Setup of run A:
Design manager, start of the top module:
module manager(
input clk,rst,rstk,sw,
input [0:0]next,
input [3:0]n,
input [2:0]mode,
input [9:0]moneyget,
input [9:0]timeget,
input swm,
input [0:0]nextt,
output reg[9:0]initial_money,
output reg [9:0]per_money,
output reg[9:0]num_of_park,
output reg[9:0]initial_vipmoney,
output reg [9:0]averagetime,
output reg[63:0]show
    );  
    reg nextti;
integer sumofcar;
reg [9:0]totaltime; 
reg [9:0]totalmoney;  
parameter set=3'b000;   
parameter ok=3'b001; 
parameter fail=3'b010;
parameter simoney=3'b011; 
parameter spmoney=3'b100; 
parameter snopark=3'b101;
parameter svmoney=3'b110;
parameter satime=3'b111;
parameter set_initial_money=3'b001;  
parameter set_per_money=3'b010;  
parameter set_initial_vipmoney=3'b011;  
parameter empty_park=3'b100;  
parameter set_park=3'b101;  
parameter show_money=3'b110;   
parameter zero = 8'b11000000;  
parameter one = 8'b11111001;   
parameter two = 8'b10100100;   
parameter three = 8'b10110000;
parameter four = 8'b10011001;  
parameter five = 8'b10010010;  
parameter six = 8'b10000010;   
parameter seven = 8'b11111000; 
parameter eight = 8'b10000000; 
parameter nine = 8'b10010000;  
parameter _A = 8'b10001000;    
  ...
Size in the first run: about 10000 cells after synthesis, ~290 flip-flops, roughly 66000 µm² of cells after synthesis.
clock: 68.2 ns
lec_check: 0
abc_area: 1
cap_margin: 15
cell_pad_in_sites_global_placement: 0
core_margin: 2
core_utilization: 70
cts_cluster_diameter: 227
gpl_routability_driven: 1
gpl_timing_driven: 1
max_routing_layer: met4
min_routing_layer: met1
setup_slack_margin: 2.35
slew_margin: 20
run.sh (not shown) runs the stock make flow with config.mk's settings and CLKGATE_MAP_FILE=.
Run A: done, clean on timing, DRC and antenna
What run B does differently from run A at the input level:
# run A
export LEC_CHECK = 0
export ABC_AREA = 1
export CAP_MARGIN = 15
export CELL_PAD_IN_SITES_GLOBAL_PLACEMENT = 0
export CORE_MARGIN = 2
export CORE_UTILIZATION = 70
export CTS_CLUSTER_DIAMETER = 227
export GPL_ROUTABILITY_DRIVEN = 1
export GPL_TIMING_DRIVEN = 1
export MAX_ROUTING_LAYER = met4
export MIN_ROUTING_LAYER = met1
export SETUP_SLACK_MARGIN = 2.35
export SLEW_MARGIN = 20
create_clock -name core_clock -period 68.2 [get_ports {clk}]
# run B
export LEC_CHECK = 0
export ABC_AREA = 1
export CAP_MARGIN = 15
export CORE_MARGIN = 2
export CORE_UTILIZATION = 65
export SLEW_MARGIN = 20
export TNS_END_PERCENT = 5
create_clock -name core_clock -period 60.6 [get_ports {clk}]
Comparing run B and run A, horizontal die size is lower on run A. In the metrics for run B and run A, the one carrying the higher total CTS buffers is run B. | area of the die | lower: run A |. Per the comparison of run B with run A, post-CTS setup-driven buffer insertion count went up about 160%; effective utilization at floorplan moved down. Run B: total number of placement rows higher than run A. The flow ran to completion for all of run A and run B but run B, which stopped partway. Run B did not finish; the tool stopped in 5_1_grt with error ODB-0269. Between run B and run A, it is run B whose setup slack after placement is lower, by 3980 ps.
For run C, these inputs were changed with respect to run B:
# run B
export LEC_CHECK = 0
export ABC_AREA = 1
export CAP_MARGIN = 15
export CORE_MARGIN = 2
export CORE_UTILIZATION = 65
export SLEW_MARGIN = 20
export TNS_END_PERCENT = 5
create_clock -name core_clock -period 60.6 [get_ports {clk}]
# run C
export LEC_CHECK = 0
export ABC_AREA = 0
export CAP_MARGIN = 20
export CORE_MARGIN = 2
export CORE_UTILIZATION = 65
export SLEW_MARGIN = 20
export TNS_END_PERCENT = 5
create_clock -name core_clock -period 61.0 [get_ports {clk}]
### Flow results
- The final report for run C shows a completed flow and a layout that fails verification, specifically setup timing.
- [compare] base=run B new=run C: count of flip-flops with a built-in enable after synthesis did not really move; area fraction in compound gates has increased; combined area of all synthesized cells grew by 3.3%; area of placed instances now sits at about the same level; placement row count climbed 1.7%.
- Cmp run B and run C / post-CTS setup buffer count / higher: run C
- Relative to run B, count of H-tree levels built during CTS has decreased by 1 in run C.
- Run C — instance count after placement with tap cells included about 11% lower, run B as reference
- Measured against run B, the cell count after synthesis of run C comes out at 0.889 times the reference value.
- Final HPWL from detailed placement up about 10% in run C wrt run B
- Die size ends up higher on run C.

Starting RTL as in the previous note.
clock: 68.2 ns
lec_check: 0
cap_margin: 15
cell_pad_in_sites_global_placement: 0
core_margin: 2
core_utilization: 65
cts_cluster_diameter: 227
gpl_routability_driven: 1
gpl_timing_driven: 1
max_routing_layer: met4
min_routing_layer: met1
setup_slack_margin: 2.35
slew_margin: 20
The baseline ran to the end with violations: setup timing.
==> next run, changes <==
- CAP_MARGIN: 15 -> 20
- CELL_PAD_IN_SITES_GLOBAL_PLACEMENT: 0 -> unset
- CORE_UTILIZATION: 65 -> 58
- CTS_CLUSTER_DIAMETER: 227 -> unset
- GPL_ROUTABILITY_DRIVEN: 1 -> unset
- GPL_TIMING_DRIVEN: 1 -> unset
- MAX_ROUTING_LAYER: met4 -> unset
- MIN_ROUTING_LAYER: met1 -> unset
- SETUP_SLACK_MARGIN: 2.35 -> unset
- clock period: 68.2 -> 98.4 ns (I/O delays scaled with it)
Result:
- This time the run produced a clean layout
- sequential cell count stays the same
- worst setup slack improved by 11 ns
- routed wire length shrinks by 15%
==> next run, changes <==
- CORE_UTILIZATION: 58 -> 40
- SLEW_MARGIN: 20 -> 10
- TNS_END_PERCENT: unset -> 40
- clock period: 98.4 -> 120.0 ns (I/O delays scaled with it)
After rerunning: Die size is higher by 44%; utilization is lower by 18 points; wire length is lower by 1.8%; cell area is higher by 1.5%; worst setup slack improved by 20 ns; cell count is higher by 6.4%; synthesized cell count does not change; hold slack got worse by 0.013 ns; via count is lower by 1.5%; critical path depth is higher by 4.
==> next run, changes <==
- CORE_UTILIZATION: 40 -> 65
- SLEW_MARGIN: 10 -> 20
- TNS_END_PERCENT: 40 -> unset
- clock period: 120.0 -> 98.4 ns (I/O delays scaled with it)
Result: The new run completed without violations. Utilization came out higher by 26 points. Non-clock buffer count came out lower by 7. Clock skew came out higher by 0.0053 ns. Final cell count came out lower by 7.3%. Worst setup slack loses 21 ns.

== v57 ==
manager again, from the RTL that the note above started with.
==> flow/config.mk <==
export PLATFORM = sky130hd
export DESIGN_NAME = manager
export DESIGN_NICKNAME = manager
export VERILOG_FILES = /design/flow/design.v
export SDC_FILE = /design/flow/constraint.sdc
export NUM_CORES = 4
export LEC_CHECK = 0
export CAP_MARGIN = 20
export CELL_PAD_IN_SITES_GLOBAL_PLACEMENT = 2
export CORE_MARGIN = 2
export CORE_UTILIZATION = 72
export CTS_CLUSTER_DIAMETER = 227
export CTS_CLUSTER_SIZE = 83
export GPL_ROUTABILITY_DRIVEN = 0
export GPL_TIMING_DRIVEN = 1
export MAX_ROUTING_LAYER = met5
export MIN_ROUTING_LAYER = met1
export PLACE_DENSITY = 0.65
export SLEW_MARGIN = 20
==> flow/constraint.sdc <==
create_clock -name core_clock -period 109.0 [get_ports {clk}]
set_input_delay 21.8000 -clock core_clock [delete_from_list [all_inputs] [get_ports {clk}]]
set_output_delay 21.8000 -clock core_clock [all_outputs]
set_load 0.01 [all_outputs]
Status: v57 FAILED at global placement without I/O (3_1_place_gp_skip_io) (tool error)
Edits applied to the flow inputs when going from v57 to v10:
# v57
export LEC_CHECK = 0
export CAP_MARGIN = 20
export CELL_PAD_IN_SITES_GLOBAL_PLACEMENT = 2
export CORE_MARGIN = 2
export CORE_UTILIZATION = 72
export CTS_CLUSTER_DIAMETER = 227
export CTS_CLUSTER_SIZE = 83
export GPL_ROUTABILITY_DRIVEN = 0
export GPL_TIMING_DRIVEN = 1
export MAX_ROUTING_LAYER = met5
export MIN_ROUTING_LAYER = met1
export PLACE_DENSITY = 0.65
export SLEW_MARGIN = 20
create_clock -name core_clock -period 109.0 [get_ports {clk}]
# v10
export LEC_CHECK = 0
export ABC_AREA = 1
export CAP_MARGIN = 20
export CORE_MARGIN = 2
export CORE_UTILIZATION = 58
export SLEW_MARGIN = 20
export TNS_END_PERCENT = 5
create_clock -name core_clock -period 60.6 [get_ports {clk}]
==> comparison <==
In v10 the implementation completed, yet the final layout does not meet the checks, the culprit being negative setup slack. Initial core utilization ends up higher on v57. Looking at post-synthesis area per instance, v10 sits 14% below v57. Compare v10 and v57 | count of distinct cell types in the synthesized netlist higher: v57. Compared with v57, in v10 post-synth area from yosys stat now sits lower; instance count of the mapped netlist increased about 12%.
Modified inputs, v19 compared to v10
# v10
export LEC_CHECK = 0
export ABC_AREA = 1
export CAP_MARGIN = 20
export CORE_MARGIN = 2
export CORE_UTILIZATION = 58
export SLEW_MARGIN = 20
export TNS_END_PERCENT = 5
create_clock -name core_clock -period 60.6 [get_ports {clk}]
# v19
export LEC_CHECK = 0
export ABC_AREA = 1
export CAP_MARGIN = 5
export CORE_ASPECT_RATIO = 0.56
export CORE_MARGIN = 2
export CORE_UTILIZATION = 66
export SLEW_MARGIN = 20
export TNS_END_PERCENT = 5
create_clock -name core_clock -period 55.0 [get_ports {clk}]
### Flow results
The flow ran to completion for all of v10 and v19 but v19, which stopped partway. For v19, the flow was terminated by a tool error in global routing (5_1_grt) and produced no final design. v19: count of cells resized by post-cts repair is 284 higher than what v10 reported. Delta(count of standard-cell rows, v19 - v10) < 0. Comparing v10 against v19, there is no change at all in cts-stage hold buffer count. Area of the core delta (v19 − v10): favourable. v19 vs. v10: mean instance size in the synthesized netlist barely changed; register bit total from synthesis barely changed; die area dropped 0.014 mm^2. Diff v10 -> v19: number of instances in the placed design now sits lower, routability-driven placement congestion ratio now sits higher, placement-stage cell area now sits lower.
The inputs of v49 differ from those of v19 as listed below.
# v19
export LEC_CHECK = 0
export ABC_AREA = 1
export CAP_MARGIN = 5
export CORE_ASPECT_RATIO = 0.56
export CORE_MARGIN = 2
export CORE_UTILIZATION = 66
export SLEW_MARGIN = 20
export TNS_END_PERCENT = 5
create_clock -name core_clock -period 55.0 [get_ports {clk}]
# v49
export LEC_CHECK = 0
export CAP_MARGIN = 20
export CORE_MARGIN = 2
export CORE_UTILIZATION = 40
export SLEW_MARGIN = 20
create_clock -name core_clock -period 95.2 [get_ports {clk}]
--- outcome ---
v49: done, clean on timing, DRC and antenna. Diff v19 -> v49: total cell area at the placement stage went down, total clock buffers created by CTS saw an increase. v19 → v49: count of buffers added by post-CTS timing repair for setup shows a reduction of 298, post-CTS resize count now smaller, chip width moved down.
